**design/flow/design.v**
```verilog
module fifo_sync #(
    parameter FW = 32,
    parameter DW = 32,
    parameter MD = 0,
    parameter SYNC_RD = 1,
    localparam WT_W = $clog2(FW)-1
) (
    input   wire logic          clk_i,
    input   wire logic          reset_i,
    input   wire logic          wr_en_i,
    input   wire logic [DW-1:0] wr_data_i,
    output  wire logic          full_o,
    input   wire logic          rd_i,
    output  logic      [DW-1:0] rd_data_o,
    output  wire logic          empty_o,
    output  logic               underflow_o,
    output  logic               overflow_o,
    input   wire logic [WT_W:0] threshold_i,
    output  wire logic          threshold_o
);
    reg [DW-1:0] fifo [0:FW-1];
    reg [$clog2(FW):0] read_ptr;
    reg [$clog2(FW):0] write_ptr;
    assign empty_o = (read_ptr == write_ptr);
    assign full_o = (write_ptr[$clog2(FW)] != read_ptr[$clog2(FW)]) & (read_ptr[$clog2(FW)-1:0] == write_ptr[$clog2(FW)-1:0]);
    always_ff @(posedge clk_i) begin
        if (reset_i) begin
            read_ptr <= 0;
            write_ptr <= 0;
        end
        if (~reset_i & wr_en_i & ~full_o) begin
            write_ptr <= write_ptr + 1;
        end
        if (~reset_i & rd_i & ~empty_o) begin
            read_ptr <= read_ptr + 1;
        end
    end
    always_ff @(posedge clk_i) begin
        if (~reset_i & wr_en_i & ~full_o) begin
            fifo[write_ptr[$clog2(FW)-1:0]] <= wr_data_i;
        end
        underflow_o <= empty_o & rd_i;
        overflow_o <= full_o & wr_en_i;
    end
    generate if (SYNC_RD) begin : __sfifo_if_synchronous_reads
        always_ff @(posedge clk_i) begin
            rd_data_o <= fifo[read_ptr[$clog2(FW)-1:0]];
        end
    end else begin : __sfifo_if_synchronous_reads
        assign rd_data_o = fifo[read_ptr[$clog2(FW)-1:0]];
    end endgenerate
    generate if (MD==0) begin : __sfifo_gen_lt
        assign threshold_o = (write_ptr[$clog2(FW)-1:0]-read_ptr[$clog2(FW)-1:0]) < threshold_i;
    end else if (MD==1) begin : __sfifo_gen_mt
        assign threshold_o = (write_ptr[$clog2(FW)-1:0]-read_ptr[$clog2(FW)-1:0]) > threshold_i;
    end else if (MD==3) begin : __sfifo_gen_le
        assign threshold_o = (write_ptr[$clog2(FW)-1:0]-read_ptr[$clog2(FW)-1:0]) <= threshold_i;
    end else if (MD==2) begin : __sfifo_gen_me
        assign threshold_o = (write_ptr[$clog2(FW)-1:0]-read_ptr[$clog2(FW)-1:0]) >= threshold_i;
    end endgenerate
endmodule
module tl_skdbf #(
    parameter DW   = 8,
    parameter SYNC = 0
) (
    input  wire logic          clk_i,
    input  wire logic          rst_i,
    input  wire logic          combinational_ready_i,
    output logic      [DW-1:0] cycle_data_o,
    output logic               cycle_vld_o,
    output logic               registered_ready_o,
    input  wire logic [DW-1:0] registered_data_i,
    input  wire logic          registered_vld_i
);
  reg [DW-1:0] held_data;
  reg held_vld;
  wire hold_data;
  assign hold_data = !combinational_ready_i & registered_ready_o & cycle_vld_o & registered_vld_i;
  assign registered_ready_o = !held_vld;
  always_ff @(posedge clk_i) begin
    if (rst_i) begin
      held_vld  <= '0;
      held_data <= '0;
    end else if (hold_data) begin
      held_data <= registered_data_i;
      held_vld  <= 1'b1;
    end else if (combinational_ready_i) begin
      held_vld <= '0;
    end
  end
  generate
    if (SYNC) begin : __skdbf_if_sync
      always_ff @(posedge clk_i) begin
        cycle_data_o <= held_vld ? held_data : registered_data_i;
        cycle_vld_o  <= rst_i ? 1'b0 : held_vld | registered_vld_i;
      end
    end else begin : __skdbf_if_async
      assign cycle_data_o = held_vld ? held_data : registered_data_i;
      assign cycle_vld_o  = held_vld | registered_vld_i;
    end
  endgenerate
endmodule
module uart_tx (
    input  wire        clock,
    input  wire        resetn,
    input  wire [15:0] bauddiv_i,      
    input  wire        tx_i,
    input  wire [ 7:0] tx_byte_i,
    output wire        tx_dequeue_o,
    output wire        tx_o,
    output wire        tx_busy_o
);
  reg start_q, byte_q, stop_q, cmpl_q, tx_q;
  reg [15:0] counter_q;
  reg [7:0] tx_byte_q;
  reg [2:0] byte_cnt_q;
  wire zero;
  assign zero = counter_q == 16'd0;
  assign tx_o = tx_q;
  assign tx_dequeue_o = cmpl_q;
  assign tx_busy_o = start_q | byte_q | stop_q | cmpl_q;
  always_ff @(posedge clock)
    if (!resetn || !(start_q || byte_q || stop_q) || zero || cmpl_q) counter_q <= bauddiv_i;
    else counter_q <= counter_q - 1'b1;
  always_ff @(posedge clock)
    if (!resetn || !(start_q | stop_q | byte_q | cmpl_q)) tx_q <= 1'b1;
    else if (cmpl_q) tx_q <= 1'b1;
    else if (stop_q) tx_q <= 1'b1;
    else if (byte_q) tx_q <= tx_byte_q[0];
    else if (start_q) tx_q <= 1'b0;
  always_ff @(posedge clock)
    if (!resetn || cmpl_q) start_q <= 1'b0;
    else if (!start_q) start_q <= tx_i;
  always_ff @(posedge clock)
    if (!resetn || cmpl_q) byte_q <= 1'b0;
    else if (!byte_q) byte_q <= start_q && zero;
  always_ff @(posedge clock)
    if (!resetn || cmpl_q) stop_q <= 1'b0;
    else if (!stop_q) stop_q <= byte_q && zero && (byte_cnt_q == 3'd7);
  always_ff @(posedge clock)
    if (!resetn || cmpl_q) byte_cnt_q <= 3'd0;
    else if (byte_q && zero) byte_cnt_q <= byte_cnt_q + 3'd1;
  always_ff @(posedge clock)
    if (!resetn || (tx_i && !start_q)) tx_byte_q <= tx_byte_i;
    else if (byte_q && zero) tx_byte_q <= {1'b0, tx_byte_q[7:1]};
  always_ff @(posedge clock)
    if (!resetn || cmpl_q) cmpl_q <= 1'b0;
    else if (!cmpl_q) cmpl_q <= stop_q && zero;
endmodule
module uart_rx (
    input  wire        clock,
    input  wire        resetn,
    input  wire [15:0] bauddiv_i,   
    input  wire        rx_i,
    output wire [ 7:0] rx_byte_o,
    output wire        rx_o,
    output wire        rx_busy_o
);
  (* ASYNC_REG = "TRUE" *) reg rx_q, rx_qq;
  reg sample_q, start_q, stop_q, hbit_q, cmpl_q;
  reg [15:0] counter_q;
  reg [ 7:0] rx_byte_q;
  reg [ 2:0] byte_cnt_q;
  wire rx, zero, sample_en, shift_en, last_shift;
  assign rx = !rx_qq;
  assign zero = counter_q == '0;
  assign sample_en = counter_q == {1'b0, bauddiv_i[15:1]};
  assign shift_en = zero && sample_q && start_q && !stop_q;
  assign last_shift = byte_cnt_q == 3'd7 && shift_en;
  assign rx_o = cmpl_q;
  assign rx_byte_o = rx_byte_q;
  assign rx_busy_o = sample_q | start_q | stop_q | hbit_q | cmpl_q;
  always_ff @(posedge clock)
    if (!resetn) rx_q <= 1'b1;
    else rx_q <= rx_i;
  always_ff @(posedge clock)
    if (!resetn) rx_qq <= 1'b1;
    else rx_qq <= rx_q;
  always_ff @(posedge clock)
    if ((!rx & !(sample_q | start_q)) || zero || !resetn || (sample_en & sample_q & rx & !start_q) || rx_o)
      counter_q <= bauddiv_i;
    else counter_q <= counter_q - 1'b1;
  always_ff @(posedge clock)
    if (rx_o || !resetn) sample_q <= 1'b0;
    else if (!sample_q) sample_q <= rx;
  always_ff @(posedge clock)
    if (rx_o || !resetn) start_q <= 1'b0;
    else if (!start_q) start_q <= sample_en & sample_q & rx;
  always_ff @(posedge clock)
    if (rx_o || !resetn) rx_byte_q <= 8'd0;
    else if (shift_en) rx_byte_q <= {rx_qq, rx_byte_q[7:1]};
  always_ff @(posedge clock)
    if (rx_o || !resetn) byte_cnt_q <= 3'd0;
    else if (shift_en) byte_cnt_q <= byte_cnt_q + 1'b1;
  always_ff @(posedge clock)
    if (rx_o || !resetn) stop_q <= 1'b0;
    else if (!stop_q) stop_q <= last_shift;
  always_ff @(posedge clock)
    if (rx_o || !resetn) hbit_q <= 1'b0;
    else if (stop_q && (counter_q == '0)) hbit_q <= 1'b1;
  always_ff @(posedge clock)
    if (rx_o || !resetn) cmpl_q <= 1'b0;
    else if (hbit_q && (counter_q == {1'b0, bauddiv_i[15:1]})) cmpl_q <= 1'b1;
endmodule
`default_nettype none
module TL_UART #(
    parameter [15:0] C_DEFAULT_BAUD_RATE = 16'd868,
    parameter C_DEFAULT_TX_ON = 1,
    parameter C_DEFAULT_RX_ON = 1,
    parameter C_TILELINK_ID_WIDTH = 1
) (
    input  wire                           uart_clock_i,
    input  wire                           uart_reset_i,
    input  wire [                    2:0] uart_a_opcode,
    input  wire [                    2:0] uart_a_param,
    input  wire [                    2:0] uart_a_size,
    input  wire [C_TILELINK_ID_WIDTH-1:0] uart_a_source,
    input  wire [                   11:0] uart_a_address,
    input  wire [                    3:0] uart_a_mask,
    input  wire [                   31:0] uart_a_data,
    input  wire                           uart_a_corrupt,
    input  wire                           uart_a_valid,
    output wire                           uart_a_ready,
    output wire [                    2:0] uart_d_opcode,
    output wire [                    1:0] uart_d_param,
    output wire [                    2:0] uart_d_size,
    output wire [C_TILELINK_ID_WIDTH-1:0] uart_d_source,
    output wire                           uart_d_denied,
    output wire [                   31:0] uart_d_data,
    output wire                           uart_d_corrupt,
    output wire                           uart_d_valid,
    input  wire                           uart_d_ready,
    input  wire                           UART_RX,
    output wire                           UART_TX,
    output wire                           UART_RX_IRQ,
    output wire                           UART_TX_IRQ
);
  localparam AW = 12;
  localparam IW = C_TILELINK_ID_WIDTH;
  wire          a_ready;
  wire          a_valid;
  wire [   2:0] a_opcode;
  /*verilator lint_off UNUSED*/
  wire [   2:0] a_param;
  /*verilator lint_on UNUSED*/
  wire [   2:0] a_size;
  wire [IW-1:0] a_source;
  wire [  11:0] a_address;
  wire [   3:0] a_mask;
  wire [  31:0] a_data;
  wire          a_corrupt;
  wire          d_ready;
  reg  [   2:0] d_opcode_q;
  reg  [   1:0] d_param_q;
  reg  [   2:0] d_size_q;
  reg  [IW-1:0] d_source_q;
  reg           d_denied_q;
  reg  [  15:0] d_data_q;
  reg           d_corrupt_q;
  reg           d_valid_q;
localparam [2:0] Get = 3'd4;
localparam [2:0] PutFullData = 3'd0;
localparam [2:0] PutPartialData = 3'd1;
localparam [2:0] ArithmeticData = 3'd2;
localparam [2:0] LogicalData = 3'd3;
localparam [2:0] AMOXOR = 3'd0;
localparam [2:0] AMOOR = 3'd1;
localparam [2:0] AMOAND = 3'd2;
localparam [2:0] AMOSWAP = 3'd3;
localparam [2:0] AMOMIN = 3'd0;
localparam [2:0] AMOMAX = 3'd1;
localparam [2:0] AMOMINU = 3'd2;
localparam [2:0] AMOMAXU = 3'd3;
localparam [2:0] AMOADD = 3'd4;
function automatic TL_isWriteTo(input [AW-1:0] address, input [AW-1:0] address_t);
  TL_isWriteTo = (address == address_t) && a_valid && (d_ready || !d_valid_q) && (a_opcode==PutFullData || a_opcode==PutPartialData || a_opcode==ArithmeticData || a_opcode==LogicalData);
endfunction
function automatic TL_isReadTo(input [AW-1:0] address, input [AW-1:0] address_t);
  TL_isReadTo = (address == address_t) && a_valid && (d_ready || !d_valid_q) && (a_opcode == Get || a_opcode==ArithmeticData || a_opcode==LogicalData);
endfunction
function automatic [2:0] TL_RetCode();
  TL_RetCode = (a_opcode == PutFullData || a_opcode == PutPartialData) ? 3'd0 : 3'd1;
endfunction
  assign d_ready = uart_d_ready;
  assign a_ready = d_ready || !d_valid_q;
  assign uart_d_opcode = d_opcode_q;
  assign uart_d_param = d_param_q;
  assign uart_d_size = d_size_q;
  assign uart_d_source = d_source_q;
  assign uart_d_denied = d_denied_q;
  assign uart_d_data = {16'd0, d_data_q};
  assign uart_d_corrupt = d_corrupt_q;
  assign uart_d_valid = d_valid_q;
  tl_skdbf #(
      .DW  (58 + IW),
      .SYNC(0)
  ) skdbf_inst (
      .clk_i(uart_clock_i),
      .rst_i(uart_reset_i),
      .combinational_ready_i(a_ready),
      .cycle_data_o({a_opcode, a_param, a_size, a_source, a_address, a_mask, a_data, a_corrupt}),
      .cycle_vld_o(a_valid),
      .registered_ready_o(uart_a_ready),
      .registered_data_i({
        uart_a_opcode,
        uart_a_param,
        uart_a_size,
        uart_a_source,
        uart_a_address,
        uart_a_mask,
        uart_a_data,
        uart_a_corrupt
      }),
      .registered_vld_i(uart_a_valid)
  );
  localparam [11:0] REG_UART_CTRL = 12'h000;  
  localparam [11:0] REG_UART_STATUS = 12'h004;   
  localparam [11:0] REG_UART_FIFOAX = 12'h008;   
  localparam [11:0] REG_UART_BAUDDIV = 12'h00C;   
  logic [15:0] UARTCTRL_q, UARTSTATS_q, FIFOAX_q, BAUDDIV_q, DATA_r;
  wire tx_dequeue, rx_enqueue, tx_full, tx_empty, rx_full, rx_empty, tx_underflow, tx_overflow, rx_underflow, rx_overflow, rx_threshold, tx_threshold, rx_busy, tx_busy;
  wire [7:0] rx_char, tx_char, rx_head;
  assign FIFOAX_q[7:0] = rx_empty ? 8'd0 : rx_head;
  reg
      RX_q,
      TX_q,
      RX_WATERMARK_IRQ_q,
      TX_WATERMARK_IRQ_q,
      RX_WATERMARK_IRQEN_q,
      TX_WATERMARK_IRQEN_q;
  reg [4:0] RX_WATERMARK_q, TX_WATERMARK_q;
  assign UARTCTRL_q = {
    2'd0, TX_WATERMARK_IRQEN_q, RX_WATERMARK_IRQEN_q, TX_WATERMARK_q, RX_WATERMARK_q, TX_q, RX_q
  };
  assign FIFOAX_q[15:8] = 8'd0;
  assign UARTSTATS_q = {
    8'd0,
    tx_busy,
    TX_WATERMARK_IRQ_q,
    tx_empty,
    tx_full,
    rx_busy,
    RX_WATERMARK_IRQ_q,
    rx_empty,
    rx_full
  };
  assign UART_RX_IRQ = RX_WATERMARK_IRQ_q;
  assign UART_TX_IRQ = TX_WATERMARK_IRQ_q;
  logic [15:0] w_val;
  assign w_val = a_data[15:0];
  always_ff @(posedge uart_clock_i)
    if (uart_reset_i) TX_q <= C_DEFAULT_TX_ON == 1 ? 1'b1 : 1'b0;
    else if (TL_isWriteTo(a_address, REG_UART_CTRL)) TX_q <= w_val[1];
  always_ff @(posedge uart_clock_i)
    if (uart_reset_i) RX_q <= C_DEFAULT_RX_ON == 1 ? 1'b1 : 1'b0;
    else if (TL_isWriteTo(a_address, REG_UART_CTRL)) RX_q <= w_val[0];
  always_ff @(posedge uart_clock_i)
    if (uart_reset_i) RX_WATERMARK_q <= 5'd0;
    else if (TL_isWriteTo(a_address, REG_UART_CTRL)) RX_WATERMARK_q <= w_val[6:2];
  always_ff @(posedge uart_clock_i)
    if (uart_reset_i) TX_WATERMARK_q <= 5'd0;
    else if (TL_isWriteTo(a_address, REG_UART_CTRL)) TX_WATERMARK_q <= w_val[11:7];
  always_ff @(posedge uart_clock_i)
    if (uart_reset_i) RX_WATERMARK_IRQEN_q <= 1'b0;
    else if (TL_isWriteTo(a_address, REG_UART_CTRL)) RX_WATERMARK_IRQEN_q <= w_val[12];
  always_ff @(posedge uart_clock_i)
    if (uart_reset_i) TX_WATERMARK_IRQEN_q <= 1'b0;
    else if (TL_isWriteTo(a_address, REG_UART_CTRL)) TX_WATERMARK_IRQEN_q <= w_val[13];
  always_ff @(posedge uart_clock_i)
    if (uart_reset_i) RX_WATERMARK_IRQ_q <= 1'b0;
    else if (TL_isWriteTo(a_address, REG_UART_STATUS)) RX_WATERMARK_IRQ_q <= w_val[2];
    else if (RX_WATERMARK_IRQEN_q & rx_threshold & !RX_WATERMARK_IRQ_q) RX_WATERMARK_IRQ_q <= 1'b1;
    else if (!RX_WATERMARK_IRQEN_q) RX_WATERMARK_IRQ_q <= 1'b0;
  always_ff @(posedge uart_clock_i)
    if (uart_reset_i) TX_WATERMARK_IRQ_q <= 1'b0;
    else if (TL_isWriteTo(a_address, REG_UART_STATUS)) TX_WATERMARK_IRQ_q <= w_val[6];
    else if (TX_WATERMARK_IRQEN_q & tx_threshold) TX_WATERMARK_IRQ_q <= 1'b1;
    else if (!TX_WATERMARK_IRQEN_q) TX_WATERMARK_IRQ_q <= 1'b0;
  always_ff @(posedge uart_clock_i)
    if (uart_reset_i) BAUDDIV_q <= C_DEFAULT_BAUD_RATE;
    else if (TL_isWriteTo(a_address, REG_UART_BAUDDIV)) BAUDDIV_q <= w_val[15:0];
  always_comb
    if (TL_isReadTo(a_address, REG_UART_CTRL)) DATA_r = UARTCTRL_q;
    else if (TL_isReadTo(a_address, REG_UART_STATUS)) DATA_r = UARTSTATS_q;
    else if (TL_isReadTo(a_address, REG_UART_FIFOAX)) DATA_r = FIFOAX_q;
    else if (TL_isReadTo(a_address, REG_UART_BAUDDIV)) DATA_r = BAUDDIV_q;
    else DATA_r = 16'd0;
  always_ff @(posedge uart_clock_i)
    if (uart_reset_i) begin
      d_valid_q <= 1'b0;
    end else if (a_valid && (d_ready || !d_valid_q)) begin
      d_valid_q <= 1'b1;
      d_opcode_q <= TL_RetCode();
      d_param_q <= '0;
      d_size_q <= a_size;
      d_source_q <= a_source;
      d_denied_q <= 1'b0;
      d_data_q <= DATA_r;
      d_corrupt_q <= 1'b0;
    end else if (d_ready) begin
      d_valid_q <= 1'b0;
    end
  fifo_sync #(
      .FW(32),
      .DW(8),
      .MD(1),
      .SYNC_RD(0)
  ) rx_fifo_inst (
      .clk_i(uart_clock_i),
      .reset_i(uart_reset_i),
      .wr_en_i(UARTCTRL_q[0] & rx_enqueue),
      .wr_data_i(rx_char),
      .full_o(rx_full),
      .rd_i(TL_isReadTo(a_address, REG_UART_FIFOAX)),
      .rd_data_o(rx_head),
      .empty_o(rx_empty),
      .underflow_o(rx_underflow),
      .overflow_o(rx_overflow),
      .threshold_i(UARTCTRL_q[6:2]),
      .threshold_o(rx_threshold)
  );
  fifo_sync #(
      .FW(32),
      .DW(8),
      .MD(1),
      .SYNC_RD(0)
  ) tx_fifo_inst (
      .clk_i(uart_clock_i),
      .reset_i(uart_reset_i),
      .wr_en_i(TL_isWriteTo(a_address, REG_UART_FIFOAX)),
      .wr_data_i(a_data[7:0]),
      .full_o(tx_full),
      .rd_i(tx_dequeue),
      .rd_data_o(tx_char),
      .empty_o(tx_empty),
      .underflow_o(tx_underflow),
      .overflow_o(tx_overflow),
      .threshold_i(UARTCTRL_q[11:7]),
      .threshold_o(tx_threshold)
  );
  uart_rx uart_reciever (
      .clock(uart_clock_i),
      .resetn(!uart_reset_i),
      .bauddiv_i(BAUDDIV_q),
      .rx_i(UART_RX),
      .rx_byte_o(rx_char),
      .rx_o(rx_enqueue),
      .rx_busy_o(rx_busy)
  );
  uart_tx uart_trasmitter (
      .clock(uart_clock_i),
      .resetn(!uart_reset_i),
      .bauddiv_i(BAUDDIV_q),
      .tx_i(UARTCTRL_q[1] & !tx_empty),
      .tx_byte_i(tx_char),
      .tx_dequeue_o(tx_dequeue),
      .tx_o(UART_TX),
      .tx_busy_o(tx_busy)
  );
  /*verilator lint_off UNUSED*/
  wire unused;
  assign unused = (|a_data[31:16]) | tx_underflow | rx_underflow | tx_overflow | rx_overflow | (|a_mask) | a_corrupt;
  /*verilator lint_on UNUSED*/
endmodule
```
**design/flow/config.mk**
```make
export PLATFORM = sky130hd
export DESIGN_NAME = TL_UART
export DESIGN_NICKNAME = TL_UART
export VERILOG_FILES = /design/flow/design.v
export SDC_FILE = /design/flow/constraint.sdc
export NUM_CORES = 4
export LEC_CHECK = 0
export ABC_AREA = 1
export CAP_MARGIN = 20
export CORE_ASPECT_RATIO = 0.92
export CORE_MARGIN = 2
export CORE_UTILIZATION = 72
export PLACE_DENSITY = 0.6
export SLEW_MARGIN = 20
```
**design/flow/run.sh**
```bash
#!/bin/bash
# the make line also repeats each setting of config.mk as NAME=value (left out here)
make -C /OpenROAD-flow-scripts/flow DESIGN_CONFIG=/design/flow/config.mk WORK_HOME=/design/flow/orfs CLKGATE_MAP_FILE= finish
```
**design/flow/constraint.sdc**
```tcl
create_clock -name core_clock -period 4.86 [get_ports {uart_clock_i}]
set_input_delay 0.9720 -clock core_clock [delete_from_list [all_inputs] [get_ports {uart_clock_i}]]
set_output_delay 0.9720 -clock core_clock [all_outputs]
set_load 0.01 [all_outputs]
```
==> flow_summary.json, run 1 <==
{
  "synthAdderAreaFrac_pct": 1.54,
  "critical_path.startpoint": "uart_a_valid",
  "firstDrtPassIters": 6,
  "place_area_um2": 31100,
  "cp_data_required_time_ns": 5.09,
  "min_delay_worst_endpoint": "uart_reciever.rx_qq",
  "capture_point_of_the_critical_path": "tx_fifo_inst.fifo[19][3]",
  "n_antenna_cell": 0,
  "tritoncts.num_buffers": 69,
  "synthCells": 2901,
  "worstPathArrival_ns": 3.68,
  "drt_iter0_markers": 2834,
  "cp_max_fo": 11,
  "setup-tns-final_ns": 0,
  "worst_clock_skew_ns": 0.0270,
  "reported_max_cap_violation_count": 0,
  "worstSkewPairLatency_ns": 0.61,
  "power.combinational.total_uw": 652,
  "critical_path.n_buffers_inverters": 1,
  "finalSetupViolations": 0,
  "post_synth_most_frequent_cells": "sky130_fd_sc_hd__edfxtp_1 (565), sky130_fd_sc_hd__nand2_1 (501), sky130_fd_sc_hd__nor2_1 (421)",
  "largest_area_cell": "sky130_fd_sc_hd__edfxtp_1",
  "mux_area_share_pct": 0.0662,
  "post-layout-total-power_uw": 12400,
  "hpwlAfterDp_um": 43900,
  "slowest_stage": "sky130_fd_sc_hd__nor2_1",
  "sequential_element_share_of_the_synthesized_area_pct": 65.2,
  "ys_ff": 702,
  "route.final.wire_length_um": 71700,
  "status": "finished clean",
  "path_class": "input pin to flip-flop",
  "syn_to_final_growth_pct": 10.1,
  "fin_crit_ns": 3.45,
  "layout.nets": 3019,
  "worst-r2r-cell-count": 10,
  "setup.reg_to_reg.worst_slack_ns": 1.46,
  "synth.cellmix.compoundShare_pct": 9.33,
  "core_util_floorplan_pct": 73.5,
  "grt_first_pass_wirelength_um": 111000,
  "groute.usage.overall_pct": 33.0,
  "synth.most_common_cell": "sky130_fd_sc_hd__edfxtp_1",
  "max_slew_headroom_at_the_worst_pin_pct": 35.2,
  "async_flop_share_pct": 0,
  "seq_power_share_pct": 53.1,
  "synthesized_area_per_cell_um2": 10.4,
  "die_h_um": 201,
  "cts.hold.buffers_added": 0,
  "critical_path_cell_count": 9,
  "worstMarginPinSlew_ns": 0.966,
  "max_clock_freq_mhz": 290,
  "finish.utilization_pct": 80.9,
  "grt_antenna_before_repair": 0,
  "clock_tree.root_cell": "sky130_fd_sc_hd__clkbuf_16",
  "synth.area.top_cells": "sky130_fd_sc_hd__edfxtp_1 (56%), sky130_fd_sc_hd__dfxtp_1 (9.1%), sky130_fd_sc_hd__nand2_1 (6.2%), sky130_fd_sc_hd__nor2_1 (5.2%), sky130_fd_sc_hd__o21ai_0 (4.9%)",
  "grt_pass1_vias": 20894,
  "worst_setup_path_start_kind": "input pin",
  "portBuffers": 65,
  "timing.final.max_slew_violations": 0,
  "top_logic_family": "simple AND/OR/NAND/NOR gates",
  "powerSeq_uw": 6560,
  "critical-path-max-stage-delay_ns": 0.78,
  "warnings": 58,
  "mean_number_of_vias_per_cell": 6.15,
  "grt_max_degree": 82,
  "placeable_core_region_um2": 41100,
  "hold_viol_final": 0,
  "synth.cellmix.simpleShare_pct": 16.8,
  "enable_flop_cells": 565,
  "power.internal_uw": 9650,
  "design.portCount": 112,
  "synthXorXnorAreaFrac_pct": 1.54,
  "ant_nets": 0,
  "num_vias": 21617,
  "clkSlewWorstSetupHoldPaths_ns": 0.06,
  "grt-ovfl-total": 0,
  "flop_cell": "sky130_fd_sc_hd__edfxtp_1",
  "postLayoutCellArea_um2": 33300,
  "clock_tree.htree_level_count": 3,
  "number_of_placement_rows": 71,
  "top_power_group": "registers",
  "worst_hold_startpoint": "uart_reciever.rx_q",
  "cts_tree": "built",
  "combinationalPowerShare_pct": 5.3,
  "critPathCaptureType": "flip-flop",
  "vdd.ir_drop.worst_uv": 473,
  "fin_hold_ws_ns": 0.413,
  "crit_path_cell_trace": "clkdlybuf4s50_1 > nor2_2 > nor2_1 > nand3_2 > nor2_4 > nand2_2 > nor2_4 > nand2_1 > nor2_1",
  "worstReg2RegEnd": "uart_trasmitter.tx_byte_q[0]",
  "clock_power_share_pct": 41.6,
  "cts-resized-gates": 0,
  "synth.yosys.warnings": 5,
  "power-per-cell-area_nw_per_um2": 371,
  "ys_types": 49,
  "floorplan.die.width_um": 218,
  "wl_per_cell_um": 20.4,
  "yosys_area_um2": 30200,
  "switching_share_pct": 21.9,
  "cts-root-to-sink-buffers": 3,
  "cts.repair_timing.setup_buffer_count": 0,
  "post_synth_instance_area_um2": 30200,
  "leakagePower_uw": 0.0125,
  "clockNetworkPower_uw": 5150,
  "clk_sinks": 702,
  "yosys_cells": 2901,
  "hold-path-cell-count": 1,
  "grt_setup_unrepaired": "no",
  "hold_path.class": "flip-flop to flip-flop",
  "finalClockPeriodUsage_pct": 70.9,
  "place_congestion": 0.952,
  "timing.critical_path.max_delay_family": "simple AND/OR/NAND/NOR gates",
  "die_area_um2": 43600,
  "synth_largest_type_area_fraction_pct": 56.1,
  "switching_power_uw": 2710,
  "remaining_drc_errors": 0
}
[per-layer routing]
layer / track usage [%] / vias up / routed length, µm
li1: - / 9992 / -
met1: 46.5 / 10264 / 28200
met2: 52.8 / 1185 / 34500
met3: 6.11 / 176 / 6920
met4: 10.2 / 0 / 2140
met5: 0 / - / 0
[metrics by stage]
stage          std cells  setup WS, ns
2_1_floorplan       2922          1.59
3_3_place_gp        3395         0.896
3_5_place_dp        3395         0.820
4_1_cts             3517          1.48
5_1_grt             3517          1.16
6_report            3517          1.41
[layout make-up]
type | count | area, µm²
Clock buffer | 89 | 1900
Clock inverter | 33 | 280
Fill cell | 2387 | 7850
Inverter | 221 | 831
Multi-Input combinational cell | 1826 | 8960
Sequential cell | 702 | 19700
Tap cell | 547 | 684
Timing Repair Buffer | 99 | 918
==> inputs of run 2 (changes only) <==
Settings changed: CORE_ASPECT_RATIO 0.92 to 0.69, CTS_CLUSTER_DIAMETER set to 394, CTS_CLUSTER_SIZE set to 10, SETUP_SLACK_MARGIN set to 0.77, TNS_END_PERCENT set to 30.
Clock period 4.86 ns to 2.63 ns, I/O delays scaled along.
==> flow_summary.json, run 2 <==
{
  "status": "finished clean",
  "vdd.ir_drop.worst_uv": 608,
  "design.portCount": 112,
  "place_area_um2": 32300,
  "portBuffers": 65,
  "slowest_stage": "sky130_fd_sc_hd__edfxtp_1",
  "synth.cellmix.simpleShare_pct": 16.8,
  "worstMarginPinSlew_ns": 0.963,
  "dr_wl_met3_um": 16100,
  "synthCells": 2901,
  "core_util_floorplan_pct": 72.9,
  "cts.hold.buffers_added": 0,
  "power-per-cell-area_nw_per_um2": 650,
  "remaining_drc_errors": 0,
  "top_logic_family": "simple AND/OR/NAND/NOR gates",
  "synth_largest_type_area_fraction_pct": 56.1,
  "cts-root-to-sink-buffers": 3,
  "synthAdderAreaFrac_pct": 1.54,
  "groute.usage.overall_pct": 38.2,
  "finalClockPeriodUsage_pct": 97.6,
  "postLayoutCellArea_um2": 37000,
  "number_of_placement_rows": 62,
  "ys_types": 49,
  "grt_setup_unrepaired": "yes",
  "hold_path.class": "flip-flop to flip-flop",
  "clockNetworkPower_uw": 10200,
  "critical_path.reg2reg.startpoint": "tx_fifo_inst.write_ptr[0]",
  "top_signal_layer_used": "met5",
  "post_synth_instance_area_um2": 30200,
  "setup-tns-final_ns": 0,
  "top_power_group": "registers",
  "timing.critical_path.max_delay_family": "adder cells",
  "clkSlewWorstSetupHoldPaths_ns": 0.06,
  "max_slew_headroom_at_the_worst_pin_pct": 35.7,
  "route.met2.wl_um": 39900,
  "reported_max_cap_violation_count": 0,
  "switching_share_pct": 23.3,
  "mean_number_of_vias_per_cell": 6.55,
  "hold-path-cell-count": 1,
  "die_h_um": 174,
  "timing.final.max_slew_violations": 0,
  "flop_cell": "sky130_fd_sc_hd__edfxtp_1",
  "clock_tree.root_cell": "sky130_fd_sc_hd__clkbuf_16",
  "route.final.wire_length_um": 93600,
  "min_delay_worst_endpoint": "uart_reciever.rx_qq",
  "fin_cells": 3771,
  "ant_nets": 0,
  "layout.nets": 3260,
  "seq_power_share_pct": 50.4,
  "powerSeq_uw": 12100,
  "mux_area_share_pct": 0.0662,
  "leakagePower_uw": 0.0141,
  "hold_viol_final": 0,
  "grt-ovfl-total": 0,
  "cp_data_required_time_ns": 3.13,
  "synthXorXnorAreaFrac_pct": 1.54,
  "place_congestion": 0.955,
  "post_synth_most_frequent_cells": "sky130_fd_sc_hd__edfxtp_1 (565), sky130_fd_sc_hd__nand2_1 (501), sky130_fd_sc_hd__nor2_1 (421)",
  "grt_first_pass_wirelength_um": 126000,
  "clk_sinks": 702,
  "synth.yosys.warnings": 5,
  "sequential_element_share_of_the_synthesized_area_pct": 65.2,
  "synth.cellmix.compoundShare_pct": 9.33,
  "crit_path_cell_trace": "inv_2 > ha_4 > inv_2 > fa_2 > xor2_2 > ha_1 > a21oi_1 > o21ai_1 > nand3_1 > a22oi_2 > o21ai_1 > a21oi_1",
  "clock_tree.htree_level_count": 3,
  "finalSetupViolations": 0,
  "placeable_core_region_um2": 41500,
  "grt_antenna_before_repair": 2,
  "num_vias": 24702,
  "combinationalPowerShare_pct": 7.0,
  "cts_tree": "built",
  "largest_area_cell": "sky130_fd_sc_hd__edfxtp_1",
  "drt_iter0_markers": 4361,
  "critical-path-max-stage-delay_ns": 0.45,
  "worst_hold_startpoint": "uart_reciever.rx_q",
  "floorplan.die.width_um": 251,
  "tritoncts.num_buffers": 80,
  "worstPathArrival_ns": 3.07,
  "firstDrtPassIters": 8,
  "register_area_um2": 19700,
  "synth.area.top_cells": "sky130_fd_sc_hd__edfxtp_1 (56%), sky130_fd_sc_hd__dfxtp_1 (9.1%), sky130_fd_sc_hd__nand2_1 (6.2%), sky130_fd_sc_hd__nor2_1 (5.2%), sky130_fd_sc_hd__o21ai_0 (4.9%)",
  "worstSkewPairLatency_ns": 0.62,
  "cp_max_fo": 2,
  "met1Wirelength_um": 34200,
  "fin_crit_ns": 2.57,
  "power.internal_uw": 18400,
  "worst_clock_skew_ns": 0.0216,
  "multi_input_comb_area_um2": 9960,
  "critPathCaptureType": "flip-flop",
  "synthesized_area_per_cell_um2": 10.4,
  "wl_per_cell_um": 24.8,
  "grt_pass1_vias": 22292,
  "yosys_cells": 2901,
  "warnings": 62,
  "power.combinational.total_uw": 1690,
  "yosys_area_um2": 30200,
  "capture_point_of_the_critical_path": "TX_WATERMARK_IRQ_q",
  "clock_power_share_pct": 42.6,
  "n_antenna_cell": 0,
  "switching_power_uw": 5610,
  "hpwlAfterDp_um": 52600,
  "max_clock_freq_mhz": 390,
  "synth.most_common_cell": "sky130_fd_sc_hd__edfxtp_1",
  "critical_path.startpoint": "tx_fifo_inst.write_ptr[0]",
  "critical_path.n_buffers_inverters": 2,
  "ys_ff": 702,
  "worst-r2r-cell-count": 12,
  "critical_path_cell_count": 12,
  "worst_setup_path_start_kind": "flip-flop",
  "enable_flop_cells": 565,
  "path_class": "flip-flop to flip-flop",
  "syn_to_final_growth_pct": 22.3,
  "async_flop_share_pct": 0,
  "die_area_um2": 43700,
  "dp.cells": 3527,
  "setup.reg_to_reg.worst_slack_ns": 0.06,
  "grt_max_degree": 109,
  "worstReg2RegEnd": "TX_WATERMARK_IRQ_q",
  "nFillCells": 1719
}
run 2: cell type report:
type                       count  area share (%)
inverter                     221            2.31
timing repair inverter         1          0.0169
multi-input combinational   1828            26.9
clock buffer                 142            6.10
clock inverter                 7           0.247
timing repair buffer         326            9.17
sequential                   702            53.4
tap                          544            1.84
run 2: what timing repair did:
action,4_1_cts,5_1_grt
cloned,2,13
endpoints found under the hold margin,0,0
buffers inserted,36,44
resized,145,237
pin swaps,25,55
endpoints found under the setup margin,731,738
run 2: layer usage:
metal,global-route usage (%),vias up
met5,0,-
met1,58.0,11596
met3,10.9,344
met2,54.3,2254
met4,11.4,4
li1,-,10504
run 2: through the flow:
stage               power [µW]  utilization [%]  worst slack [ns]  hold WS [ns]
finish                   24000             89.1            0.0640         0.422
global route             24500             89.1            0.0305         0.435
CTS                      23600             85.6             0.227         0.420
detailed placement       13600             77.9           -0.0741         0.404
global placement         13600             77.9           -0.0508         0.400
floorplan                13100                -             0.366         0.389
==> inputs of run 3 (changes only) <==
Settings changed: ABC_AREA 1 to 0, CORE_ASPECT_RATIO 0.69 to unset, CORE_UTILIZATION 72 to 40, CTS_CLUSTER_DIAMETER 394 to 306, CTS_CLUSTER_SIZE 10 to 29, GPL_ROUTABILITY_DRIVEN set to 0, GPL_TIMING_DRIVEN set to 0, HOLD_SLACK_MARGIN set to 0.1, MAX_ROUTING_LAYER set to met5, PLACE_DENSITY 0.6 to unset, SETUP_SLACK_MARGIN 0.77 to -0.26, TNS_END_PERCENT 30 to unset.
Clock period 2.63 ns to 8.0 ns, I/O delays scaled along.
==> flow_summary.json, run 3 <==
{
  "timing.critical_path.max_delay_family": "simple AND/OR/NAND/NOR gates",
  "synth.area.top_cells": "sky130_fd_sc_hd__edfxtp_1 (58%), sky130_fd_sc_hd__mux4_2 (11%), sky130_fd_sc_hd__dfxtp_1 (9.4%), sky130_fd_sc_hd__nor2_1 (2.2%), sky130_fd_sc_hd__nand2_1 (1.9%)",
  "hold_path.class": "flip-flop to flip-flop",
  "power-per-cell-area_nw_per_um2": 192,
  "layout.nets": 2047,
  "min_delay_worst_endpoint": "uart_reciever.rx_qq",
  "critPathCaptureType": "flip-flop",
  "worstMarginPinSlew_ns": 1.13,
  "max_clock_freq_mhz": 212,
  "max_slew_headroom_at_the_worst_pin_pct": 24.4,
  "num_vias": 15857,
  "timing.final.max_slew_violations": 0,
  "number_of_placement_rows": 98,
  "route.final.wire_length_um": 67400,
  "post_synth_instance_area_um2": 29100,
  "capture_point_of_the_critical_path": "tx_fifo_inst.fifo[23][4]",
  "cts.repair_timing.setup_buffer_count": 0,
  "cts_tree": "built",
  "worst-r2r-cell-count": 7,
  "clock_tree.root_cell": "sky130_fd_sc_hd__clkbuf_16",
  "slowest_stage": "sky130_fd_sc_hd__nor2_1",
  "power.combinational.total_uw": 352,
  "finalClockPeriodUsage_pct": 59.1,
  "die_area_um2": 74900,
  "firstDrtPassIters": 6,
  "hold-path-cell-count": 1,
  "async_flop_share_pct": 0,
  "mean_number_of_vias_per_cell": 5.43,
  "synthesized_area_per_cell_um2": 15.9,
  "placeable_core_region_um2": 71700,
  "finalSetupViolations": 0,
  "critical_path.reg2reg.startpoint": "skdbf_inst.held_vld",
  "n_antenna_cell": 0,
  "synth.yosys.warnings": 5,
  "postLayoutCellArea_um2": 31900,
  "grt_max_degree": 35,
  "cts-root-to-sink-buffers": 3,
  "nFillCells": 6294,
  "sequential_element_share_of_the_synthesized_area_pct": 67.8,
  "seq_power_share_pct": 64.9,
  "clk_sinks": 702,
  "synth_largest_type_area_fraction_pct": 58.3,
  "grt_setup_unrepaired": "no",
  "combinationalPowerShare_pct": 5.8,
  "wl_per_cell_um": 23.1,
  "critical_path_cell_count": 7,
  "worst_setup_path_start_kind": "input pin",
  "leakagePower_uw": 0.0101,
  "enable_flop_cells": 565,
  "post_synth_most_frequent_cells": "sky130_fd_sc_hd__edfxtp_1 (565), sky130_fd_sc_hd__nor2_1 (171), sky130_fd_sc_hd__nand2_1 (148)",
  "core_util_floorplan_pct": 40.6,
  "yosys_area_um2": 29100,
  "cts-resized-gates": 0,
  "powerSeq_uw": 3970,
  "synth.cellmix.simpleShare_pct": 7.52,
  "synthXorXnorAreaFrac_pct": 2.23,
  "ys_ff": 702,
  "portBuffers": 65,
  "critical_path.n_buffers_inverters": 1,
  "flop_cell": "sky130_fd_sc_hd__edfxtp_1",
  "cp_max_fo": 8,
  "reported_max_cap_violation_count": 0,
  "clockNetworkPower_uw": 1790,
  "yosys_cells": 1828,
  "status": "finished clean",
  "grt-ovfl-total": 0,
  "largest_area_cell": "sky130_fd_sc_hd__edfxtp_1",
  "hold_viol_final": 0,
  "hpwlAfterDp_um": 45700,
  "critical_path.startpoint": "uart_a_address[9]",
  "path_class": "input pin to flip-flop",
  "drt_iter0_markers": 1577,
  "mux_area_share_pct": 14.5,
  "worst_clock_skew_ns": 0.0436,
  "synthAdderAreaFrac_pct": 1.60,
  "cp_data_required_time_ns": 8.25,
  "floorplan.die.width_um": 274,
  "switching_share_pct": 21.8,
  "top_logic_family": "multiplexers",
  "clock_power_share_pct": 29.3,
  "setup-tns-final_ns": 0,
  "syn_to_final_growth_pct": 9.57,
  "top_power_group": "registers",
  "ant_nets": 0,
  "setup.reg_to_reg.worst_slack_ns": 4.03,
  "remaining_drc_errors": 0,
  "synthCells": 1828,
  "switching_power_uw": 1330,
  "synth.most_common_cell": "sky130_fd_sc_hd__edfxtp_1",
  "cts.hold.buffers_added": 0,
  "die_h_um": 274,
  "warnings": 56,
  "power.internal_uw": 4780,
  "worst_hold_startpoint": "uart_reciever.rx_q",
  "vdd.ir_drop.worst_uv": 151,
  "clock_tree.htree_level_count": 1,
  "fin_crit_ns": 4.73,
  "critical-path-max-stage-delay_ns": 0.80,
  "worstReg2RegEnd": "tx_fifo_inst.fifo[23][4]",
  "grt_pass1_vias": 15918,
  "synth.cellmix.compoundShare_pct": 3.99,
  "design.portCount": 112,
  "place_area_um2": 31000,
  "crit_path_cell_trace": "clkdlybuf4s50_1 > nor4_1 > nand4_1 > a221oi_4 > and2_1 > nand2_1 > nor2_1",
  "tritoncts.num_buffers": 28,
  "clkSlewWorstSetupHoldPaths_ns": 0.11,
  "worstSkewPairLatency_ns": 0.64,
  "ys_types": 69,
  "worstPathArrival_ns": 4.98,
  "grt_first_pass_wirelength_um": 101000,
  "grt_antenna_before_repair": 1,
  "groute.usage.overall_pct": 18.0
}
run 3: through the flow:
step | util, % | total power [µW] | worst slack (ns) | cells | hold slack (ns)
2_1_floorplan | - | 4260 | 4.06 | 1849 | 0.389
3_3_place_gp | 43.2 | 4390 | 0.995 | 2864 | 0.396
3_5_place_dp | 43.3 | 4400 | 2.75 | 2867 | 0.398
4_1_cts | 44.4 | 6150 | 3.39 | 2919 | 0.411
5_1_grt | 44.4 | 6310 | 3.14 | 2919 | 0.424
6_report | 44.4 | 6110 | 3.27 | 2919 | 0.413
run 3: cell type report:
cell class | instances | area, µm² | share of cell area (%)
Clock buffer | 50 | 783 | 2.46
Multi-Input combinational cell | 1004 | 8750 | 27.5
Inverter | 36 | 135 | 0.424
Buffer | 107 | 578 | 1.81
Tap cell | 950 | 1190 | 3.73
Clock inverter | 2 | 46.3 | 0.145
Timing Repair Buffer | 68 | 673 | 2.11
Sequential cell | 702 | 19700 | 61.9
run 3: routing by layer:
layer / part of all wire [%] / global-route usage (%) / up-vias
li1: - / - / 7151
met1: 44 / 25.5 / 8159
met2: 47 / 29.0 / 471
met3: 6.7 / 3.25 / 74
met4: 1.9 / 3.84 / 2
met5: 0.019 / 0 / -
==> inputs of run 4 (changes only) <==
Settings changed: ABC_AREA 0 to unset, CAP_MARGIN 20 to 0, CORE_UTILIZATION 40 to 70, CTS_CLUSTER_DIAMETER 306 to 396, CTS_CLUSTER_SIZE 29 to unset, GPL_ROUTABILITY_DRIVEN 0 to unset, GPL_TIMING_DRIVEN 0 to unset, HOLD_SLACK_MARGIN 0.1 to unset, MAX_ROUTING_LAYER met5 to unset, SETUP_SLACK_MARGIN -0.26 to 0.32.
Clock period 8.0 ns to 2.63 ns, I/O delays scaled along.
==> flow_summary.json, run 4 <==
{
  "groute.usage.overall_pct": 36.0,
  "drt_iter0_markers": 2314,
  "max_clock_freq_mhz": 394,
  "grt-ovfl-total": 0,
  "grt_setup_unrepaired": "yes",
  "die_h_um": 208,
  "clockNetworkPower_uw": 10100,
  "worst_hold_startpoint": "uart_a_address[10]",
  "core_util_floorplan_pct": 71.1,
  "grt_max_degree": 45,
  "ant_nets": 0,
  "place_congestion": 0.903,
  "power.internal_uw": 18400,
  "yosys_cells": 1828,
  "switching_share_pct": 21.6,
  "yosys_area_um2": 29100,
  "worst_clock_skew_ns": 0.0296,
  "clock_tree.root_cell": "sky130_fd_sc_hd__clkbuf_16",
  "synth_largest_type_area_fraction_pct": 58.3,
  "post_synth_instance_area_um2": 29100,
  "clock_power_share_pct": 42.9,
  "place_area_um2": 31600,
  "worstPathArrival_ns": 2.90,
  "cp_data_required_time_ns": 2.99,
  "flop_cell": "sky130_fd_sc_hd__edfxtp_1",
  "sequential_element_share_of_the_synthesized_area_pct": 67.8,
  "switching_power_uw": 5060,
  "warnings": 61,
  "synthCells": 1828,
  "cp_max_fo": 5,
  "route.final.wire_length_um": 79700,
  "synthAdderAreaFrac_pct": 1.60,
  "synth.cellmix.simpleShare_pct": 7.52,
  "hpwlAfterDp_um": 44100,
  "worstMarginPinSlew_ns": 0.818,
  "synthXorXnorAreaFrac_pct": 2.23,
  "fin_crit_ns": 2.54,
  "leakagePower_uw": 0.0119,
  "placeable_core_region_um2": 40900,
  "critical-path-max-stage-delay_ns": 0.58,
  "postLayoutCellArea_um2": 35300,
  "cts.hold.buffers_added": 0,
  "largest_area_cell": "sky130_fd_sc_hd__edfxtp_1",
  "firstDrtPassIters": 6,
  "synth.yosys.warnings": 5,
  "setup.reg_to_reg.worst_slack_ns": 0.09,
  "ys_types": 69,
  "design.portCount": 112,
  "power-per-cell-area_nw_per_um2": 665,
  "grt_antenna_before_repair": 2,
  "tritoncts.num_buffers": 70,
  "mean_number_of_vias_per_cell": 6.71,
  "post_synth_most_frequent_cells": "sky130_fd_sc_hd__edfxtp_1 (565), sky130_fd_sc_hd__nor2_1 (171), sky130_fd_sc_hd__nand2_1 (148)",
  "grt_first_pass_wirelength_um": 114000,
  "worstSkewPairLatency_ns": 0.61,
  "top_logic_family": "multiplexers",
  "max_slew_headroom_at_the_worst_pin_pct": 45.4,
  "syn_to_final_growth_pct": 21.2,
  "synth.area.top_cells": "sky130_fd_sc_hd__edfxtp_1 (58%), sky130_fd_sc_hd__mux4_2 (11%), sky130_fd_sc_hd__dfxtp_1 (9.4%), sky130_fd_sc_hd__nor2_1 (2.2%), sky130_fd_sc_hd__nand2_1 (1.9%)",
  "vdd.ir_drop.worst_uv": 729,
  "worst_setup_path_start_kind": "flip-flop",
  "critPathCaptureType": "flip-flop",
  "clock_tree.htree_level_count": 3,
  "layout.nets": 2190,
  "critical_path.n_buffers_inverters": 2,
  "grt_pass1_vias": 17769,
  "wl_per_cell_um": 29.7,
  "path_class": "flip-flop to flip-flop",
  "cts_tree": "built",
  "slowest_stage": "sky130_fd_sc_hd__a2111oi_0",
  "ys_ff": 702,
  "hold_path.class": "input pin to flip-flop",
  "clkSlewWorstSetupHoldPaths_ns": 0.07,
  "reported_max_cap_violation_count": 0,
  "clk_sinks": 702,
  "synthesized_area_per_cell_um2": 15.9,
  "floorplan.die.width_um": 208,
  "hold-path-cell-count": 3,
  "finalSetupViolations": 0,
  "cts-root-to-sink-buffers": 3,
  "synth.cellmix.compoundShare_pct": 3.99,
  "powerSeq_uw": 12100,
  "hold_viol_final": 0,
  "setup-tns-final_ns": 0,
  "number_of_placement_rows": 74,
  "worst-r2r-cell-count": 7,
  "timing.final.max_slew_violations": 0,
  "synth.most_common_cell": "sky130_fd_sc_hd__edfxtp_1",
  "crit_path_cell_trace": "buf_4 > mux4_2 > nor2b_1 > a2111oi_0 > buf_4 > o32ai_2 > a22o_1",
  "critical_path.most_common_cell": "sky130_fd_sc_hd__buf_4",
  "power.combinational.total_uw": 1300,
  "num_vias": 17975,
  "timing.critical_path.max_delay_family": "AND-OR/OR-AND gates",
  "top_power_group": "registers",
  "critical_path_cell_count": 7,
  "status": "finished clean",
  "min_delay_worst_endpoint": "skdbf_inst.held_data[47]",
  "remaining_drc_errors": 0,
  "combinationalPowerShare_pct": 5.6,
  "mux_area_share_pct": 14.5,
  "async_flop_share_pct": 0,
  "finalClockPeriodUsage_pct": 96.5,
  "die_area_um2": 43200,
  "portBuffers": 65,
  "seq_power_share_pct": 51.5,
  "enable_flop_cells": 565,
  "capture_point_of_the_critical_path": "d_data_q[6]",
  "worstReg2RegEnd": "d_data_q[6]"
}
-- run 4: metrics by stage --
stage	std cells	setup WS (ns)	hold WS [ns]	utilization, %	total power (µW)
floorplan	1849	0.213	0.389	-	13000
global placement	2495	-0.342	0.393	77.2	13400
detailed placement	2495	-0.370	0.403	77.2	13400
CTS	2658	0.145	0.259	84.8	23300
global route	2677	-0.0496	0.252	86.2	23900
finish	2678	0.0930	0.237	86.2	23500
-- run 4: layout make-up --
class | instances | area (µm²)
sequential | 702 | 19700
multi-input combinational | 1005 | 9640
fill | 1748 | 5670
timing repair buffer | 275 | 2820
clock buffer | 95 | 1940
tap | 532 | 666
clock inverter | 32 | 327
inverter | 36 | 139
antenna | 1 | 2.50
-- run 4: layer usage --
metal,GRT usage [%],vias to the layer above,part of all wire (%)
li1,-,7468,-
met1,49.2,9114,36
met2,59.9,1165,51
met3,5.36,228,8.2
met4,13.3,0,4.9
met5,0,-,0
-- run 4: what timing repair did --
item	in CTS	in global routing
setup buffers	30	15
cloned	6	3
gates resized	83	87
setup endpoints to repair	576	583
pin swaps	30	36
==> inputs of run 5 (changes only) <==
Settings changed: ABC_AREA set to 1, CAP_MARGIN 0 to 20, CORE_UTILIZATION 70 to 40, CTS_CLUSTER_DIAMETER 396 to 306, GPL_ROUTABILITY_DRIVEN set to 1, GPL_TIMING_DRIVEN set to 0, SETUP_SLACK_MARGIN 0.32 to -0.53.
Clock period 2.63 ns to 8.0 ns, I/O delays scaled along.
==> flow_summary.json, run 5 <==
{
  "status": "finished clean",
  "warnings": 56,
  "path_class": "input pin to flip-flop",
  "critical-path-max-stage-delay_ns": 0.84,
  "clock_tree.htree_level_count": 3,
  "grt_setup_unrepaired": "no",
  "cts_tree": "built",
  "grt_first_pass_wirelength_um": 130000,
  "worstSkewPairLatency_ns": 0.61,
  "power.combinational.total_uw": 467,
  "fin_crit_ns": 4.03,
  "capture_point_of_the_critical_path": "tx_fifo_inst.fifo[11][2]",
  "die_h_um": 279,
  "die_area_um2": 77800,
  "switching_power_uw": 1780,
  "place_congestion": 0.946,
  "post_synth_most_frequent_cells": "sky130_fd_sc_hd__edfxtp_1 (565), sky130_fd_sc_hd__nand2_1 (501), sky130_fd_sc_hd__nor2_1 (421)",
  "number_of_placement_rows": 100,
  "synth.yosys.warnings": 5,
  "drt_iter0_markers": 2599,
  "yosys_cells": 2901,
  "finalSetupViolations": 0,
  "global_route.usage.met3_pct": 3.03,
  "globalRouteMet2Util_pct": 36.4,
  "synthCells": 2901,
  "max_clock_freq_mhz": 248,
  "switching_share_pct": 22.7,
  "vdd.ir_drop.worst_uv": 147,
  "async_flop_share_pct": 0,
  "synthesized_area_per_cell_um2": 10.4,
  "portBuffers": 64,
  "top_logic_family": "simple AND/OR/NAND/NOR gates",
  "synth.cellmix.compoundShare_pct": 9.33,
  "ys_types": 49,
  "timing.final.max_slew_violations": 0,
  "top_power_group": "registers",
  "worst_hold_startpoint": "uart_reciever.rx_q",
  "synth_largest_type_area_fraction_pct": 56.1,
  "gr-max-usage-layer": "met2",
  "enable_flop_cells": 565,
  "synth.area.top_cells": "sky130_fd_sc_hd__edfxtp_1 (56%), sky130_fd_sc_hd__dfxtp_1 (9.1%), sky130_fd_sc_hd__nand2_1 (6.2%), sky130_fd_sc_hd__nor2_1 (5.2%), sky130_fd_sc_hd__o21ai_0 (4.9%)",
  "seq_power_share_pct": 50.8,
  "design.portCount": 112,
  "clkSlewWorstSetupHoldPaths_ns": 0.06,
  "clock_power_share_pct": 43.2,
  "wl_per_cell_um": 21.4,
  "largest_area_cell": "sky130_fd_sc_hd__edfxtp_1",
  "register_area_um2": 19700,
  "sequential_element_share_of_the_synthesized_area_pct": 65.2,
  "cts-root-to-sink-buffers": 3,
  "combinationalPowerShare_pct": 6.0,
  "nFillCells": 6890,
  "n_antenna_cell": 0,
  "cp_max_fo": 8,
  "critical_path.n_buffers_inverters": 1,
  "clock_tree.root_cell": "sky130_fd_sc_hd__clkbuf_16",
  "clk_sinks": 702,
  "synth.most_common_cell": "sky130_fd_sc_hd__edfxtp_1",
  "hpwlAfterDp_um": 60000,
  "route.final.wire_length_um": 87600,
  "floorplan.die.width_um": 279,
  "worst_clock_skew_ns": 0.0276,
  "ys_ff": 702,
  "grt_pass1_vias": 20930,
  "num_vias": 21827,
  "setup-tns-final_ns": 0,
  "yosys_area_um2": 30200,
  "core_util_floorplan_pct": 40.5,
  "remaining_drc_errors": 0,
  "crit_path_cell_trace": "clkdlybuf4s50_1 > nor2_1 > nand3b_1 > nand2_1 > nand3_2 > nor2_4 > nand2_2 > nor2_4 > nand2_1 > nor2_1",
  "power.internal_uw": 6050,
  "hold_viol_final": 0,
  "cp_data_required_time_ns": 8.22,
  "ant_nets": 0,
  "power-per-cell-area_nw_per_um2": 225,
  "mux_area_share_pct": 0.0662,
  "worst-r2r-cell-count": 8,
  "post_synth_instance_area_um2": 30200,
  "synthXorXnorAreaFrac_pct": 1.54,
  "groute.usage.overall_pct": 22.4,
  "cts.hold.buffers_added": 0,
  "reported_max_cap_violation_count": 0,
  "cts.repair_timing.setup_buffer_count": 0,
  "mean_number_of_vias_per_cell": 5.33,
  "finalClockPeriodUsage_pct": 50.3,
  "placeable_core_region_um2": 74700,
  "grtUsageMet1_pct": 31.1,
  "critical_path.reg2reg.startpoint": "rx_fifo_inst.write_ptr[2]",
  "worst_setup_path_start_kind": "input pin",
  "flop_cell": "sky130_fd_sc_hd__edfxtp_1",
  "cts-resized-gates": 0,
  "critical_path.startpoint": "uart_a_address[4]",
  "critical_path_cell_count": 10,
  "leakagePower_uw": 0.0129,
  "grt-ovfl-total": 0,
  "finish.utilization_pct": 46.5,
  "slowest_stage": "sky130_fd_sc_hd__nor2_1",
  "hold-path-cell-count": 1,
  "clockNetworkPower_uw": 3380,
  "grt_max_degree": 35,
  "firstDrtPassIters": 6,
  "tritoncts.num_buffers": 74,
  "synth.cellmix.simpleShare_pct": 16.8,
  "min_delay_worst_endpoint": "uart_reciever.rx_qq",
  "synthAdderAreaFrac_pct": 1.54,
  "worstPathArrival_ns": 4.25,
  "post-layout-total-power_uw": 7820,
  "multi_input_comb_area_um2": 8960,
  "powerSeq_uw": 3970,
  "max_slew_headroom_at_the_worst_pin_pct": 26.8,
  "setup.reg_to_reg.worst_slack_ns": 4.61,
  "timing.critical_path.max_delay_family": "simple AND/OR/NAND/NOR gates",
  "hold_path.class": "flip-flop to flip-flop",
  "grt_antenna_before_repair": 2,
  "syn_to_final_growth_pct": 14.8,
  "worstMarginPinSlew_ns": 1.09,
  "layout.nets": 3170,
  "worstReg2RegEnd": "rx_fifo_inst.fifo[1][0]",
  "critPathCaptureType": "flip-flop"
}
==> run 5: per-layer routing <==
layer  part of all wire, %  wire length [µm]
met1                    43             37900
met2                    46             40700
met3                   7.0              6140
met4                   3.3              2880
met5                     0                 0
==> run 5: final cells by class <==
cell class | instances | share of cell area [%]
buffer | 173 | 2.39
clock buffer | 103 | 5.98
clock inverter | 28 | 0.811
inverter | 221 | 2.39
multi-input combinational | 1826 | 25.8
sequential | 702 | 56.8
tap | 969 | 3.49
timing repair buffer | 72 | 2.31
==> run 5: through the flow <==
stage / hold slack, ns / worst slack [ns] / cells / cell area, µm²
after CTS: 0.409 / 4.07 / 4094 / 34700
final: 0.407 / 3.97 / 4094 / 34700
after global placement: 0.392 / 2.85 / 3955 / 32200
after global routing: 0.411 / 3.95 / 4094 / 34700
after detailed placement: 0.395 / 3.44 / 3963 / 32400
after floorplan: 0.389 / 4.10 / 2922 / 30300
==> inputs of run 6 (changes only) <==
Settings changed: ABC_AREA 1 to unset, CAP_MARGIN 20 to 25, CORE_ASPECT_RATIO set to 0.97, CORE_UTILIZATION 40 to 72, CTS_CLUSTER_DIAMETER 306 to unset, CTS_CLUSTER_SIZE set to 14, GPL_ROUTABILITY_DRIVEN 1 to unset, GPL_TIMING_DRIVEN 0 to unset, HOLD_SLACK_MARGIN set to -0.07, MAX_ROUTING_LAYER set to met5, PLACE_DENSITY set to 0.78, SETUP_SLACK_MARGIN -0.53 to -0.24, SLEW_MARGIN 20 to 30.
Clock period 8.0 ns to 4.06 ns, I/O delays scaled along.
==> flow_summary.json, run 6 <==
{
  "synth.yosys.warnings": 5,
  "combinationalPowerShare_pct": 4.2,
  "vdd.ir_drop.worst_uv": 448,
  "design.portCount": 112,
  "cp_max_fo": 8,
  "die_area_um2": 42000,
  "switching_share_pct": 20.8,
  "worstMarginPinSlew_ns": 0.891,
  "power-per-cell-area_nw_per_um2": 449,
  "critical_path.n_buffers_inverters": 2,
  "setup-tns-final_ns": 0,
  "worstReg2RegEnd": "tx_fifo_inst.fifo[14][1]",
  "hold_viol_final": 0,
  "grt-ovfl-total": 0,
  "syn_to_final_growth_pct": 13.3,
  "synth.area.top_cells": "sky130_fd_sc_hd__edfxtp_1 (58%), sky130_fd_sc_hd__mux4_2 (11%), sky130_fd_sc_hd__dfxtp_1 (9.4%), sky130_fd_sc_hd__nor2_1 (2.2%), sky130_fd_sc_hd__nand2_1 (1.9%)",
  "route.final.wire_length_um": 65400,
  "grt_first_pass_wirelength_um": 100000,
  "synth.cellmix.simpleShare_pct": 7.52,
  "worstPathArrival_ns": 3.53,
  "grt_antenna_before_repair": 0,
  "clock_tree.htree_level_count": 3,
  "core_util_floorplan_pct": 72.9,
  "slowest_stage": "sky130_fd_sc_hd__a221oi_4",
  "postLayoutCellArea_um2": 33000,
  "floorplan.die.width_um": 208,
  "mean_number_of_vias_per_cell": 6.49,
  "worstSkewPairLatency_ns": 0.60,
  "synthCells": 1828,
  "sequential_element_share_of_the_synthesized_area_pct": 67.8,
  "firstDrtPassIters": 6,
  "multi_input_comb_area_um2": 8760,
  "clk_sinks": 702,
  "n_antenna_cell": 0,
  "worst_setup_path_start_kind": "input pin",
  "fin_hold_ws_ns": 0.427,
  "cts-root-to-sink-buffers": 3,
  "max_clock_freq_mhz": 311,
  "synth.cellmix.compoundShare_pct": 3.99,
  "finalClockPeriodUsage_pct": 79.3,
  "synth.most_common_cell": "sky130_fd_sc_hd__edfxtp_1",
  "warnings": 57,
  "reported_max_cap_violation_count": 0,
  "drt_iter0_markers": 1899,
  "num_vias": 16567,
  "timing.final.max_slew_violations": 0,
  "nFillCells": 1967,
  "gr-max-usage-layer": "met2",
  "grt_pass1_vias": 16723,
  "die_h_um": 202,
  "synthXorXnorAreaFrac_pct": 2.23,
  "enable_flop_cells": 565,
  "critPathCaptureType": "flip-flop",
  "cts_tree": "built",
  "post_synth_instance_area_um2": 29100,
  "fin_crit_ns": 3.22,
  "cp_data_required_time_ns": 4.37,
  "leakagePower_uw": 0.0110,
  "ant_nets": 0,
  "post_synth_most_frequent_cells": "sky130_fd_sc_hd__edfxtp_1 (565), sky130_fd_sc_hd__nor2_1 (171), sky130_fd_sc_hd__nand2_1 (148)",
  "min_delay_worst_endpoint": "uart_reciever.rx_qq",
  "global_route.usage.met3_pct": 5.76,
  "max_slew_headroom_at_the_worst_pin_pct": 38.9,
  "portBuffers": 65,
  "clockNetworkPower_uw": 6340,
  "globalRouteMet2Util_pct": 53.3,
  "switching_power_uw": 3080,
  "seq_power_share_pct": 53.0,
  "hpwlAfterDp_um": 40100,
  "worst_clock_skew_ns": 0.0205,
  "critical_path.startpoint": "uart_a_address[1]",
  "capture_point_of_the_critical_path": "tx_fifo_inst.fifo[14][1]",
  "clock_power_share_pct": 42.8,
  "clkSlewWorstSetupHoldPaths_ns": 0.06,
  "synthesized_area_per_cell_um2": 15.9,
  "ys_ff": 702,
  "power.combinational.total_uw": 627,
  "cts.repair_timing.setup_buffer_count": 0,
  "synthAdderAreaFrac_pct": 1.60,
  "setup.reg_to_reg.worst_slack_ns": 0.88,
  "mux_area_share_pct": 14.5,
  "groute.usage.overall_pct": 32.2,
  "hold_path.class": "flip-flop to flip-flop",
  "async_flop_share_pct": 0,
  "wl_per_cell_um": 25.6,
  "yosys_area_um2": 29100,
  "critical_path_cell_count": 8,
  "tritoncts.num_buffers": 70,
  "top_logic_family": "multiplexers",
  "layout.nets": 2077,
  "top_power_group": "registers",
  "crit_path_cell_trace": "clkdlybuf4s50_1 > nor4_1 > nand4_1 > a221oi_4 > and2_1 > nand2_1 > nor2_1 > buf_4",
  "register_area_um2": 19700,
  "critical_path.reg2reg.startpoint": "tx_fifo_inst.write_ptr[2]",
  "worst_hold_startpoint": "uart_reciever.rx_q",
  "remaining_drc_errors": 0,
  "yosys_cells": 1828,
  "critical-path-max-stage-delay_ns": 0.43,
  "grt_max_degree": 58,
  "path_class": "input pin to flip-flop",
  "ys_types": 69,
  "place_congestion": 0.880,
  "flop_cell": "sky130_fd_sc_hd__edfxtp_1",
  "hold-path-cell-count": 1,
  "number_of_placement_rows": 72,
  "powerSeq_uw": 7850,
  "cts.hold.buffers_added": 0,
  "power.internal_uw": 11700,
  "clock_tree.root_cell": "sky130_fd_sc_hd__clkbuf_16",
  "place_area_um2": 30700,
  "synth_largest_type_area_fraction_pct": 58.3,
  "grt_setup_unrepaired": "no",
  "finalSetupViolations": 0,
  "worst-r2r-cell-count": 8,
  "largest_area_cell": "sky130_fd_sc_hd__edfxtp_1",
  "status": "finished clean",
  "grtUsageMet1_pct": 44.0,
  "timing.critical_path.max_delay_family": "simple AND/OR/NAND/NOR gates",
  "cts-resized-gates": 0,
  "placeable_core_region_um2": 39900
}
==> run 6: routing by layer <==
metal  share of wire [%]  wire [µm]
met5                   0          0
met4                 3.4       2210
met3                 7.9       5180
met2                  50      32700
met1                  39      25300
==> run 6: area by class of cell <==
class                           count  area share (%)
Timing Repair Buffer              163            4.35
Sequential cell                   702            59.9
Inverter                           36           0.410
Tap cell                          518            1.97
Multi-Input combinational cell   1004            26.6
Clock buffer                       96            6.02
Clock inverter                     33           0.824
==> run 6: metrics by stage <==
stage | std cells | setup slack, ns | total power (µW) | util [%]
global route | 2552 | 0.724 | 15200 | 82.6
CTS | 2551 | 0.899 | 14900 | 82.5
finish | 2552 | 0.841 | 14800 | 82.6
detailed placement | 2422 | 0.378 | 8620 | 76.9
floorplan | 1849 | 0.911 | 8400 | -
global placement | 2422 | 0.483 | 8600 | 76.9
Power and IR drop assume default switching activity.
